P:
Design dot_product, start of the top module:
module dot_product (
	input ap_clk,
	input ap_rst,
	output [16-1:0]  	memory_Addr_A,
	output 						memory_EN_A,
	output 						memory_WEN_A,
	output [32-1:0]	memory_Din_A,
	input  [32-1:0] 	memory_Dout_A,
	output [16-1:0]  	memory_Addr_B,
	output 						memory_EN_B,
	output 						memory_WEN_B,
	output [32-1:0]	memory_Din_B,
	input  [32-1:0] 	memory_Dout_B,
	input 						fifo_in_empty_n,
	input  [(3+2+16)-1:0]	fifo_in_dout,
	output 						fifo_in_read,
	input 						fifo_out_full_n,
	output 						fifo_out_write,
	output [(3+2+16)-1:0]	fifo_out_din
);
export LEC_CHECK = 0
export ABC_AREA = 1
export CAP_MARGIN = 20
export CORE_ASPECT_RATIO = 0.5
export CORE_MARGIN = 2
export CORE_UTILIZATION = 72
export CTS_CLUSTER_DIAMETER = 345
export CTS_CLUSTER_SIZE = 96
export PLACE_DENSITY_LB_ADDON = 0.03
export SETUP_SLACK_MARGIN = 1.28
export SLEW_MARGIN = 20
export TNS_END_PERCENT = 5
create_clock -name core_clock -period 4.43 [get_ports {ap_clk}]
run.sh (not shown) runs the stock make flow with config.mk's settings and CLKGATE_MAP_FILE=.
The log for P ends in global routing (5_1_grt) with error GRT-0232, so the run never completed.
### P -> Q
Settings: clearing CORE_ASPECT_RATIO, which used to be 0.5; swapping 1.28 for -0.27 in SETUP_SLACK_MARGIN; swapping 72 for 71 in CORE_UTILIZATION; clearing PLACE_DENSITY_LB_ADDON, which used to be 0.03; clearing CTS_CLUSTER_SIZE, which used to be 96; clearing CTS_CLUSTER_DIAMETER, which used to be 345; clearing TNS_END_PERCENT, which used to be 5; clearing ABC_AREA, which used to be 1; swapping 4.43 for 3.69 in the clock period (ns, I/O delays scaled along).
- Q: flow complete, layout not clean; failing: setup timing
- From P to Q the numbers moved as follows: synthesized area down 1300 µm²; synthesized area divided by synthesized cell count higher; area of placed instances went down by about 5%.
Modified inputs, R compared to Q
Settings: putting CTS_CLUSTER_DIAMETER at 199 where nothing was set; swapping 71 for 72 in CORE_UTILIZATION; swapping -0.27 for 0.63 in SETUP_SLACK_MARGIN; putting CTS_CLUSTER_SIZE at 24 where nothing was set; swapping 3.69 for 5.0 in the clock period (ns, I/O delays scaled along).
--- outcome ---
- From the logs: Q reached the end of the flow and failed the layout checks with setup timing.
- R did not finish; a tool error ended it in global routing (5_1_grt).
- Sum of net half-perimeters after detailed placement: R and Q compared, higher one is Q
- Q has lower number of setup buffers added after CTS than R.
- Re buffer levels on the longest clock path: no difference whatsoever between R and Q.
- Diff Q -> R | overall chip area | down slightly

dot_product again, from the RTL that the note above started with.
==> flow/config.mk <==
export PLATFORM = sky130hd
export DESIGN_NAME = dot_product
export DESIGN_NICKNAME = dot_product
export VERILOG_FILES = /design/flow/design.v
export SDC_FILE = /design/flow/constraint.sdc
export NUM_CORES = 4
export LEC_CHECK = 0
export CAP_MARGIN = 0
export CORE_MARGIN = 2
export CORE_UTILIZATION = 72
export CTS_CLUSTER_SIZE = 34
export SETUP_SLACK_MARGIN = 0.61
export SLEW_MARGIN = 20
==> flow/constraint.sdc <==
create_clock -name core_clock -period 5.0 [get_ports {ap_clk}]
set_input_delay 1.0000 -clock core_clock [delete_from_list [all_inputs] [get_ports {ap_clk}]]
set_output_delay 1.0000 -clock core_clock [all_outputs]
set_load 0.01 [all_outputs]
The baseline stopped in 5_1_grt.
Rerun with:
--- a/flow/config.mk
+++ b/flow/config.mk
@@ -6,8 +6,6 @@
 export NUM_CORES = 4
 export LEC_CHECK = 0
-export CAP_MARGIN = 0
+export CAP_MARGIN = 20
 export CORE_MARGIN = 2
-export CORE_UTILIZATION = 72
-export CTS_CLUSTER_SIZE = 34
-export SETUP_SLACK_MARGIN = 0.61
+export CORE_UTILIZATION = 40
 export SLEW_MARGIN = 20
==> flow/constraint.sdc (replaced) <==
create_clock -name core_clock -period 8.0 [get_ports {ap_clk}]
set_input_delay 1.6000 -clock core_clock [delete_from_list [all_inputs] [get_ports {ap_clk}]]
set_output_delay 1.6000 -clock core_clock [all_outputs]
set_load 0.01 [all_outputs]
=> With this change the flow completed without violations. Die area rises by 78%. Synthesized cell count is unchanged. Area after synthesis does not change.
Rerun with:
--- a/flow/config.mk
+++ b/flow/config.mk
@@ -6,6 +6,10 @@
 export NUM_CORES = 4
 export LEC_CHECK = 0
+export ABC_AREA = 1
 export CAP_MARGIN = 20
 export CORE_MARGIN = 2
 export CORE_UTILIZATION = 40
+export CTS_CLUSTER_DIAMETER = 80
+export CTS_CLUSTER_SIZE = 47
+export SETUP_SLACK_MARGIN = -0.77
 export SLEW_MARGIN = 20
Effect: With this change the flow finished but fails on setup timing. Worst setup slack got worse by 0.22 ns. Synthesized cell count rises by 28%. Hold slack got worse by 0.015 ns. Wire length falls by 1.7%. Final cell count rises by 19%.
Rerun with:
--- a/flow/config.mk
+++ b/flow/config.mk
@@ -8,8 +8,10 @@
 export ABC_AREA = 1
 export CAP_MARGIN = 20
+export CORE_ASPECT_RATIO = 1.07
 export CORE_MARGIN = 2
-export CORE_UTILIZATION = 40
-export CTS_CLUSTER_DIAMETER = 80
-export CTS_CLUSTER_SIZE = 47
-export SETUP_SLACK_MARGIN = -0.77
+export CORE_UTILIZATION = 19
+export MIN_ROUTING_LAYER = met1
+export PLACE_DENSITY = 0.9
+export SETUP_SLACK_MARGIN = 0.72
 export SLEW_MARGIN = 20
+export TNS_END_PERCENT = 90
Result:
- The changed run finished clean
- worst setup slack improved by 0.36 ns
- synthesized area does not change
- first-iteration DRC count went up by well over a third
- flip-flop count stays the same

dot_product again, from the RTL that the note above started with.
export LEC_CHECK = 0
export CAP_MARGIN = 20
export CORE_ASPECT_RATIO = 0.52
export CORE_MARGIN = 6
export CORE_UTILIZATION = 57
export CTS_CLUSTER_SIZE = 99
export GPL_TIMING_DRIVEN = 0
export MIN_ROUTING_LAYER = met2
export PLACE_DENSITY_LB_ADDON = 0.21
export SLEW_MARGIN = 20
export TNS_END_PERCENT = 25
create_clock -name core_clock -period 9.51 [get_ports {ap_clk}]
The first run aborted during 5_1_grt (GRT-0116).
Then changed:
Settings changed: CORE_ASPECT_RATIO 0.52 to 0.5, CORE_MARGIN 6 to 2, CORE_UTILIZATION 57 to 62, CTS_CLUSTER_SIZE 99 to unset, GPL_TIMING_DRIVEN 0 to unset, MIN_ROUTING_LAYER met2 to unset, PLACE_DENSITY set to 0.69, PLACE_DENSITY_LB_ADDON 0.21 to unset, TNS_END_PERCENT 25 to unset.
With this change the flow completed with no timing, DRC or antenna violations; synthesized cell count is unchanged; synthesized area does not change; die size goes down by 15%.
Then changed:
Settings changed: ABC_AREA set to 1, CORE_ASPECT_RATIO 0.5 to 0.52, CORE_MARGIN 2 to 3, CORE_UTILIZATION 62 to 57, CTS_CLUSTER_SIZE set to 99, GPL_ROUTABILITY_DRIVEN set to 0, GPL_TIMING_DRIVEN set to 1, MIN_ROUTING_LAYER set to met2, PLACE_DENSITY 0.69 to unset, PLACE_DENSITY_LB_ADDON set to 0.21, SLEW_MARGIN 20 to 5, TNS_END_PERCENT set to 25.
Effect: With this change the flow aborted during 5_1_grt on GRT-0116. Area after synthesis rose by 5.8%. Die area went up by about 17%. Synthesized cell count increases by about 28%.
Then changed:
Settings changed: ABC_AREA 1 to unset, CORE_ASPECT_RATIO 0.52 to 0.5, CORE_MARGIN 3 to 10, CORE_UTILIZATION 57 to 62, CTS_CLUSTER_DIAMETER set to 232, CTS_CLUSTER_SIZE 99 to 98, GPL_ROUTABILITY_DRIVEN 0 to unset, GPL_TIMING_DRIVEN 1 to unset, MIN_ROUTING_LAYER met2 to unset, PLACE_DENSITY set to 0.86, PLACE_DENSITY_LB_ADDON 0.21 to unset, SLEW_MARGIN 5 to 20, TNS_END_PERCENT 25 to 20.
Result:
- Now the flow finished with timing, DRC and antenna clean
- synthesized area falls by about 5.5%
- die area went up by about 0.9%
- synthesized cell count drops by 22%

The RTL this note starts from:
==> flow/design.v <==
module datapath #(parameter P_WIDTH=32)(
	input [P_WIDTH-1:0] input_a,
	input [P_WIDTH-1:0] input_b,
	input clk,
	input rst,
	output [P_WIDTH-1:0] out
	);
wire [P_WIDTH-1:0] mult_result;
wire [P_WIDTH-1:0] adder_out;
reg [P_WIDTH-1:0] adder_out_reg;
assign mult_result = input_a * input_b;
assign adder_out  = adder_out_reg + mult_result;
assign out = adder_out_reg;
always @(posedge clk)
 if (rst ==1) 
	adder_out_reg <= adder_out;
 else
	adder_out_reg <= 0;
endmodule
module controller #(parameter P_ADDR_WIDTH=8, parameter P_COUNT=100)(
	input clk,
	input rst,
	output reg out_rst,
	output reg ce_0,
	output reg ce_1,
	output reg we_0,
	output reg we_1,
	input  [P_ADDR_WIDTH-1:0] cjob_offset,
	output [P_ADDR_WIDTH-1:0] address_0,
	output [P_ADDR_WIDTH-1:0] address_1,
	input fin_buf_empty,
	output reg fin_rd_en,
	input fout_buf_full,
	output reg fout_wr_en,
	output reg cjob_load_en,
	output reg cjob_out_en
);
parameter IDLE= 7'b0000001,JOB_LOAD= 7'b0000010,  PREP=7'b0000100, PROCESSING = 7'b0001000, WRITE_BACK=7'b0010000, WAIT_Q=7'b0100000, WRITE_Q=7'b1000000;
reg [6:0] curr_state;
reg [6:0] next_state;
reg [P_ADDR_WIDTH-1:0] counter;
reg [P_ADDR_WIDTH-1:0] offset;
always @(curr_state,fin_buf_empty,counter,fout_buf_full)
begin
	next_state=5'b00000;
	case (curr_state)	
		IDLE:
			if(!fin_buf_empty)
				next_state=IDLE;
			else
				next_state=JOB_LOAD;
		JOB_LOAD:
			next_state=PREP;
		PREP:
			next_state=PROCESSING;
		PROCESSING:
			if(counter<P_COUNT-1+offset)			
				next_state = PROCESSING;
			else
				next_state = WRITE_BACK;
		WRITE_BACK:
			next_state=WAIT_Q;
		WAIT_Q:
			if(!fout_buf_full)
				next_state=WAIT_Q;
			else
				next_state=WRITE_Q;
		WRITE_Q:
			next_state=IDLE;
		default:
			next_state=IDLE;
	endcase
end
always @(posedge clk)       
begin
	if(rst==1)
		curr_state <= IDLE;
	else
		curr_state <= next_state;
end
always @(posedge clk)       
begin
	case(curr_state)
		IDLE:	begin
			out_rst<=0;
			ce_0<=0;
			ce_1<=0;
			we_0<=0;
			we_1<=0;
			counter <= 0;
			fin_rd_en<=0;
			fout_wr_en<=0;
			cjob_load_en<=0;
			cjob_out_en<=0;
			offset<=0;
			end
		JOB_LOAD:
			begin
			fin_rd_en<=1;
			cjob_load_en<=1;
			end
		PREP:
			begin
			fin_rd_en<=0;
			ce_0<=1;
			ce_1<=1;
			we_0<=0;
			we_1<=0;
			cjob_load_en<=0;
			counter<=cjob_offset;
			offset<=cjob_offset;
			end
		PROCESSING:
			begin
			cjob_load_en<=0;
			out_rst<=1;
			counter<= counter+1;
			end
		WRITE_BACK:
			begin
			ce_1<=0;
			we_0<=1;
			counter<=counter+P_COUNT;
			end
		WAIT_Q:
			begin
			ce_0<=0;
			counter<=0;
			cjob_out_en<=1;
			end
		WRITE_Q:
			begin
			fout_wr_en<=1;
			cjob_out_en<=1;
			end
		default:
			begin
			end
	endcase
end
assign address_0 = counter<<2;
assign address_1 = (counter+P_COUNT)<<2;
endmodule
module cjob_register #(parameter P_ADDR_WIDTH=16)
(
	input clk,
	input rst,
	input load,
	input out_en,
	input [(3+2+16)-1:0] data_in,
	output reg [(3+2+16)-1:0] data_out
);
reg [(3+2+16)-1:0] current_job;
always @(posedge clk) begin
	if(rst) begin
		data_out = 0;
		current_job = 0;
	end
	else begin
		if (load) current_job = data_in;
		if(out_en) data_out = current_job;
    end
end
endmodule
module dot_product (
	input ap_clk,
	input ap_rst,
	output [16-1:0]  	memory_Addr_A,
	output 						memory_EN_A,
	output 						memory_WEN_A,
	output [32-1:0]	memory_Din_A,
	input  [32-1:0] 	memory_Dout_A,
	output [16-1:0]  	memory_Addr_B,
	output 						memory_EN_B,
	output 						memory_WEN_B,
	output [32-1:0]	memory_Din_B,
	input  [32-1:0] 	memory_Dout_B,
	input 						fifo_in_empty_n,
	input  [(3+2+16)-1:0]	fifo_in_dout,
	output 						fifo_in_read,
	input 						fifo_out_full_n,
	output 						fifo_out_write,
	output [(3+2+16)-1:0]	fifo_out_din
);
	wire 						internal_rst;
	wire 						cjob_load_en;
	wire 						cjob_out_en;
	wire [16-1:0] 		job_offset;
datapath #(32) dp(
	.input_a(memory_Dout_A), 
	.input_b(memory_Dout_B), 
	.clk(ap_clk), 
	.rst(internal_rst), 
	.out(memory_Din_A)
);
controller #(16, 100) ctrl(
	.clk(ap_clk),
	.rst(ap_rst),
	.out_rst(internal_rst),
	.ce_0(memory_EN_A),
	.ce_1(memory_EN_B),
	.we_0(memory_WEN_A),
	.we_1(memory_WEN_B),
	.cjob_offset(job_offset),
	.address_0(memory_Addr_A),
	.address_1(memory_Addr_B),
	.fin_buf_empty(fifo_in_empty_n),
	.fin_rd_en(fifo_in_read),
	.fout_buf_full(fifo_out_full_n),
	.fout_wr_en(fifo_out_write),
	.cjob_load_en(cjob_load_en),
	.cjob_out_en(cjob_out_en)
);
cjob_register cjob_reg(
	.clk(ap_clk),
	.rst(ap_rst),
	.load(cjob_load_en),
	.out_en(cjob_out_en),
	.data_in(fifo_in_dout),
	.data_out(fifo_out_din)
);
assign job_offset = fifo_in_dout[16-1:0];
assign memory_Din_B = 0;
endmodule
Settings: LEC_CHECK=0, ABC_AREA=0, CAP_MARGIN=20, CORE_ASPECT_RATIO=0.5, CORE_MARGIN=2, CORE_UTILIZATION=72, CTS_CLUSTER_DIAMETER=345, CTS_CLUSTER_SIZE=96, PLACE_DENSITY=0.36, SETUP_SLACK_MARGIN=1.28, SLEW_MARGIN=20, TNS_END_PERCENT=5; clock period 4.43 ns.
The baseline completed, yet does not pass: negative setup slack.
Edit:
- ABC_AREA: 0 -> default
- CORE_ASPECT_RATIO: 0.5 -> default
- CORE_UTILIZATION: 72 -> 57
- CTS_CLUSTER_DIAMETER: 345 -> default
- CTS_CLUSTER_SIZE: 96 -> default
- PLACE_DENSITY: 0.36 -> default
- SETUP_SLACK_MARGIN: 1.28 -> 1.5
- TNS_END_PERCENT: 5 -> default
- clock period: 4.43 -> 5.98 ns (I/O delays scaled with it)
Outcome: The changed run produced a layout that fails on negative setup slack; die area rises by about 25%; final cell count rises by 4.2%; routed wire length falls by 3.7%; synthesized cell count is unchanged; design area rises by 3.6%; sequential share of layout area falls by 0.36 points.
Edit:
- CORE_UTILIZATION: 57 -> 72
- CTS_CLUSTER_SIZE: default -> 38
- PLACE_DENSITY_LB_ADDON: default -> 0.24
- SETUP_SLACK_MARGIN: 1.5 -> 0.33
- clock period: 5.98 -> 4.67 ns (I/O delays scaled with it)
After rerunning: Now the flow did not get past global routing. Area after synthesis stays the same. Die area drops by about 20%. Synthesized cell count is unchanged.
Edit:
- CTS_CLUSTER_SIZE: 38 -> 59
- SETUP_SLACK_MARGIN: 0.33 -> -0.45
- clock period: 4.67 -> 4.4 ns (I/O delays scaled with it)
- With this change the flow ran to the end with violations: negative setup slack
- synthesized cell count does not change
- synthesized area stays the same
- die area does not change
